==> job 1392: inputs <==
// calculator
module calculator (input CLOCK_50,
							input RESET,
							input KEYPRESSED,
							input [3:0] KEYCODE,
							input [3:0] KEY,
							output [0:6] HEX0, HEX1, HEX2, HEX3, HEX4, HEX5, HEX6, HEX7
							);
Settings: LEC_CHECK=0, ABC_AREA=1, CAP_MARGIN=0, CORE_MARGIN=2, CORE_UTILIZATION=72, CTS_CLUSTER_DIAMETER=256, SETUP_SLACK_MARGIN=4.1, SLEW_MARGIN=20; clock period 33.8 ns.
run.sh (not shown) runs the stock make flow with config.mk's settings and CLKGATE_MAP_FILE=.
==> job 4494 (differences from job 1392) <==
- CAP_MARGIN: 0 -> 5
- CORE_UTILIZATION: 72 -> 71
- CTS_CLUSTER_DIAMETER: 256 -> default
- MAX_ROUTING_LAYER: default -> met4
- SETUP_SLACK_MARGIN: 4.1 -> default
==> flow/constraint.sdc (replaced) <==
create_clock -name core_clock -period 24.6 [get_ports {CLOCK_50}]
set_input_delay 4.9200 -clock core_clock [delete_from_list [all_inputs] [get_ports {CLOCK_50}]]
set_output_delay 4.9200 -clock core_clock [all_outputs]
set_load 0.01 [all_outputs]
==> job 521 (differences from job 1392) <==
- CAP_MARGIN: 0 -> 20
- CORE_UTILIZATION: 72 -> 11
- CTS_CLUSTER_DIAMETER: 256 -> default
- SETUP_SLACK_MARGIN: 4.1 -> default
==> flow/constraint.sdc (replaced) <==
create_clock -name core_clock -period 71.7 [get_ports {CLOCK_50}]
set_input_delay 14.3400 -clock core_clock [delete_from_list [all_inputs] [get_ports {CLOCK_50}]]
set_output_delay 14.3400 -clock core_clock [all_outputs]
set_load 0.01 [all_outputs]
==> impl_metrics.ini <==
; implementation run metrics
[critical_path]
path_class = reg2reg
reg2reg_from = operand_A.bcdreg[5]$_SDFFE_PP1P_
critPathTopFamily = simple AND/OR/NAND/NOR gates

[sta]
worst_pin_slew_ns = 1.14

[cells_and_area]
signal_buffers = 124
seq_cell_count = 217
nNonClkInverters = 1565
final_nets = 9551

[cts]
clk_pin_slew_worst_paths_ns = 0.06

[die]
die-area_sq_um = 467000

[run_status]
outcome = timing/DRC/antenna clean

[placed_design]
pre_cts_ws_ns = 34.93
(the above is from job 521)
==> impl_metrics.ini <==
; flow metrics
[synth]
yosysUniqueCellTypes = 72
ff_type = dfxtp_1

[run_status]
outcome = aborted with a tool error
haltStage = global routing (5_1_grt)
error = [ERROR GRT-0232] Routing congestion too high. Check the congestion heatmap in the GUI.

[die]
design.core.area_sq_um = 71100
die-area_sq_um = 73700

[grt]
grt_usage = 1.00

[placed_design]
place_area_sq_um = 59900
pre_cts_ws_ns = -2.85
(the above is from job 4494)
==> impl_metrics.ini <==
; implementation run metrics
[sta]
report.final.slew_viol_count = 0
worst_slack_ns = 5.00
worst_pin_slew_ns = 1.17

[cells_and_area]
nNonClkInverters = 1569
final_nets = 9706

[grt]
grt_pass1_vias = 53588

[critical_path]
path_class = reg2reg
critPathTopFamily = simple AND/OR/NAND/NOR gates

[placed_design]
pre_cts_ws_ns = 0.639

[die]
die-area_sq_um = 72700

[synth]
syn_area_sq_um = 50800
edf_count = 45
ff_type = dfxtp_1

[cts]
clk_pin_slew_worst_paths_ns = 0.07

[run_status]
outcome = timing/DRC/antenna clean
(the above is from job 1392)


==> job 3419 <==
Starting RTL as in the previous note.
==> flow/config.mk <==
export PLATFORM = sky130hd
export DESIGN_NAME = calculator
export DESIGN_NICKNAME = calculator
export VERILOG_FILES = /design/flow/design.v
export SDC_FILE = /design/flow/constraint.sdc
export NUM_CORES = 4
export LEC_CHECK = 0
export ABC_AREA = 0
export CAP_MARGIN = 20
export CELL_PAD_IN_SITES_GLOBAL_PLACEMENT = 1
export CORE_MARGIN = 3
export CORE_UTILIZATION = 19
export CTS_CLUSTER_DIAMETER = 53
export PLACE_DENSITY = 0.92
export SLEW_MARGIN = 0
==> flow/constraint.sdc <==
create_clock -name core_clock -period 58.1 [get_ports {CLOCK_50}]
set_input_delay 11.6200 -clock core_clock [delete_from_list [all_inputs] [get_ports {CLOCK_50}]]
set_output_delay 11.6200 -clock core_clock [all_outputs]
set_load 0.01 [all_outputs]
==> job 5831: changes against job 3419 <==
==> flow/config.mk (replaced) <==
export PLATFORM = sky130hd
export DESIGN_NAME = calculator
export DESIGN_NICKNAME = calculator
export VERILOG_FILES = /design/flow/design.v
export SDC_FILE = /design/flow/constraint.sdc
export NUM_CORES = 4
export LEC_CHECK = 0
export ABC_AREA = 1
export CAP_MARGIN = 20
export CORE_MARGIN = 2
export CORE_UTILIZATION = 62
export CTS_CLUSTER_SIZE = 96
export SLEW_MARGIN = 20
==> flow/constraint.sdc (replaced) <==
create_clock -name core_clock -period 21.4 [get_ports {CLOCK_50}]
set_input_delay 4.2800 -clock core_clock [delete_from_list [all_inputs] [get_ports {CLOCK_50}]]
set_output_delay 4.2800 -clock core_clock [all_outputs]
set_load 0.01 [all_outputs]
==> job 2669: changes against job 3419 <==
==> flow/config.mk (replaced) <==
export PLATFORM = sky130hd
export DESIGN_NAME = calculator
export DESIGN_NICKNAME = calculator
export VERILOG_FILES = /design/flow/design.v
export SDC_FILE = /design/flow/constraint.sdc
export NUM_CORES = 4
export LEC_CHECK = 0
export ABC_AREA = 1
export CAP_MARGIN = 20
export CORE_MARGIN = 2
export CORE_UTILIZATION = 44
export SLEW_MARGIN = 20
==> flow/constraint.sdc (replaced) <==
create_clock -name core_clock -period 33.3 [get_ports {CLOCK_50}]
set_input_delay 6.6600 -clock core_clock [delete_from_list [all_inputs] [get_ports {CLOCK_50}]]
set_output_delay 6.6600 -clock core_clock [all_outputs]
set_load 0.01 [all_outputs]
==> flow_summary.toml <==
# implementation run metrics
[die]
fp.coreArea_um2 = 277000

[logic_synthesis]
muxShareOfSynthArea = 0.0858
synthSimpleGateAreaFrac = 0.245

[finish]
seq_area_frac = 0.0815
n_all_buffers = 132
utilization = 0.212

[grt]
grt_util_met3 = 0.00732

[placement]
dp_slack_ps = 10160
gp_congestion = 0.960

[worst_setup_path]
max_stage_delay_ps = 670

[final_timing]
tns_ps = 0
skew_ps = 28.5
setup_ws_ps = 9310

[run_status]
outcome = "complete, no violations"
-- figures above: job 3419

==> flow_summary.toml <==
# implementation run metrics
[run_status]
outcome = "complete, but fails checks"
so.violations = "negative setup slack"

[final_timing]
setup_ws_ps = -6000
tns_ps = -238540
finalSetupViolCount = 42

[logic_synthesis]
synthSimpleGateAreaFrac = 0.354
muxShareOfSynthArea = 0.00318

[placement]
dp_slack_ps = -5940

[finish]
seq_area_frac = 0.0743
n_all_buffers = 1305
utilization = 0.799

[worst_setup_path]
max_stage_delay_ps = 350

[die]
fp.coreArea_um2 = 80800
-- figures above: job 5831

==> flow_summary.toml <==
# implementation run metrics
[run_status]
outcome = "complete, no violations"

[logic_synthesis]
area_leaders = "ha_1, nand2_1, inv_1, o21ai_0, nand3_1"
edf_count = 45
synthSimpleGateAreaFrac = 0.354
largest_area_cell = "ha_1"
muxShareOfSynthArea = 0.00318

[worst_setup_path]
max_stage_delay_ps = 460
cp-end-kind = "flip-flop"

[finish]
utilization = 0.478
sh_comb_area = 0.725
inverters = 1565
seq_area_frac = 0.0877
n_all_buffers = 193

[placement]
gp_congestion = 0.951
dp_slack_ps = 354

[final_timing]
setup_ws_ps = 3100
finalSetupViolCount = 0
tns_ps = 0
skew_ps = 22.0

[die]
fp.coreArea_um2 = 114000
-- figures above: job 2669



==> branch delta <==
Starting RTL as in the previous note.
## calculator
module calculator (input CLOCK_50,
							input RESET,
							input KEYPRESSED,
							input [3:0] KEYCODE,
							input [3:0] KEY,
							output [0:6] HEX0, HEX1, HEX2, HEX3, HEX4, HEX5, HEX6, HEX7
							);
clock: 69.1 ns
lec_check: 0
abc_area: 1
cap_margin: 35
cell_pad_in_sites_detail_placement: 2
cell_pad_in_sites_global_placement: 2
core_aspect_ratio: 1.68
core_margin: 3
core_utilization: 58
cts_cluster_size: 64
gpl_routability_driven: 0
gpl_timing_driven: 1
max_routing_layer: met5
min_routing_layer: met2
slew_margin: 20
==> branch fjord (differences from branch delta) <==
CAP_MARGIN = 15   (was 35)
CELL_PAD_IN_SITES_DETAIL_PLACEMENT = not set   (was 2)
CELL_PAD_IN_SITES_GLOBAL_PLACEMENT = not set   (was 2)
CORE_ASPECT_RATIO = not set   (was 1.68)
CORE_MARGIN = 2   (was 3)
CORE_UTILIZATION = 70   (was 58)
CTS_CLUSTER_SIZE = 34   (was 64)
GPL_ROUTABILITY_DRIVEN = not set   (was 0)
GPL_TIMING_DRIVEN = not set   (was 1)
MAX_ROUTING_LAYER = not set   (was met5)
MIN_ROUTING_LAYER = not set   (was met2)
==> flow/constraint.sdc (replaced) <==
create_clock -name core_clock -period 17.4 [get_ports {CLOCK_50}]
set_input_delay 3.4800 -clock core_clock [delete_from_list [all_inputs] [get_ports {CLOCK_50}]]
set_output_delay 3.4800 -clock core_clock [all_outputs]
set_load 0.01 [all_outputs]
==> branch amber (differences from branch delta) <==
CAP_MARGIN = 20   (was 35)
CELL_PAD_IN_SITES_DETAIL_PLACEMENT = not set   (was 2)
CELL_PAD_IN_SITES_GLOBAL_PLACEMENT = not set   (was 2)
CORE_ASPECT_RATIO = not set   (was 1.68)
CORE_MARGIN = 2   (was 3)
CORE_UTILIZATION = 65   (was 58)
CTS_CLUSTER_SIZE = not set   (was 64)
GPL_ROUTABILITY_DRIVEN = not set   (was 0)
GPL_TIMING_DRIVEN = not set   (was 1)
MAX_ROUTING_LAYER = met4   (was met5)
MIN_ROUTING_LAYER = not set   (was met2)
==> flow/constraint.sdc (replaced) <==
create_clock -name core_clock -period 30.7 [get_ports {CLOCK_50}]
set_input_delay 6.1400 -clock core_clock [delete_from_list [all_inputs] [get_ports {CLOCK_50}]]
set_output_delay 6.1400 -clock core_clock [all_outputs]
set_load 0.01 [all_outputs]
==> branch cedar (differences from branch delta) <==
CAP_MARGIN = 20   (was 35)
CELL_PAD_IN_SITES_DETAIL_PLACEMENT = not set   (was 2)
CELL_PAD_IN_SITES_GLOBAL_PLACEMENT = not set   (was 2)
CORE_ASPECT_RATIO = not set   (was 1.68)
CORE_MARGIN = 2   (was 3)
CORE_UTILIZATION = 69   (was 58)
CTS_CLUSTER_SIZE = not set   (was 64)
GPL_ROUTABILITY_DRIVEN = not set   (was 0)
GPL_TIMING_DRIVEN = not set   (was 1)
MAX_ROUTING_LAYER = not set   (was met5)
MIN_ROUTING_LAYER = not set   (was met2)
==> flow/constraint.sdc (replaced) <==
create_clock -name core_clock -period 37.2 [get_ports {CLOCK_50}]
set_input_delay 7.4400 -clock core_clock [delete_from_list [all_inputs] [get_ports {CLOCK_50}]]
set_output_delay 7.4400 -clock core_clock [all_outputs]
set_load 0.01 [all_outputs]
==> comparison table <==
metric                                                              branch amber                                         branch delta          branch cedar               branch fjord
Count of filler cells inserted in the layout                                6924                                                    -                  6423                          -
Highest fanout seen on the critical path                                      13                                                    -                    24                          -
Via-to-Cell Ratio                                                           5.78                                                    -                  5.87                          -
Hold worst-path end                                         operand_B.bcdreg[21]                                                    -  operand_B.bcdreg[28]                          -
Routed wire length                                                     160000 um                                                    -             156000 um                          -
Post-CTS Resized                                                               9                                                    -                     0                        258
Status                                                            finished clean                            aborted with a tool error        finished clean  aborted with a tool error
Last stage reached                                                             -  global placement without I/O (3_1_place_gp_skip_io)                     -   global routing (5_1_grt)
R2R Path End                                                 alu_1.remainder[18]                                                    -   alu_1.remainder[17]                          -
HPWL Detailed                                                          127000 um                                                    -             123000 um                  138000 um
Die height                                                                284 um                                               390 um                275 um                     273 um
Number of design rule violations left after detail routing                     0                                                    -                     0                          -
Origin of the critical flop-to-flop path                     operand_A.bcdreg[1]                                                    -   operand_A.bcdreg[1]                          -
Path category of the worst min-delay check                            reg -> reg                                                    -            reg -> reg                          -
Share of the final layout cell area in sequential cells                    8.73%                                                    -                 8.98%                          -
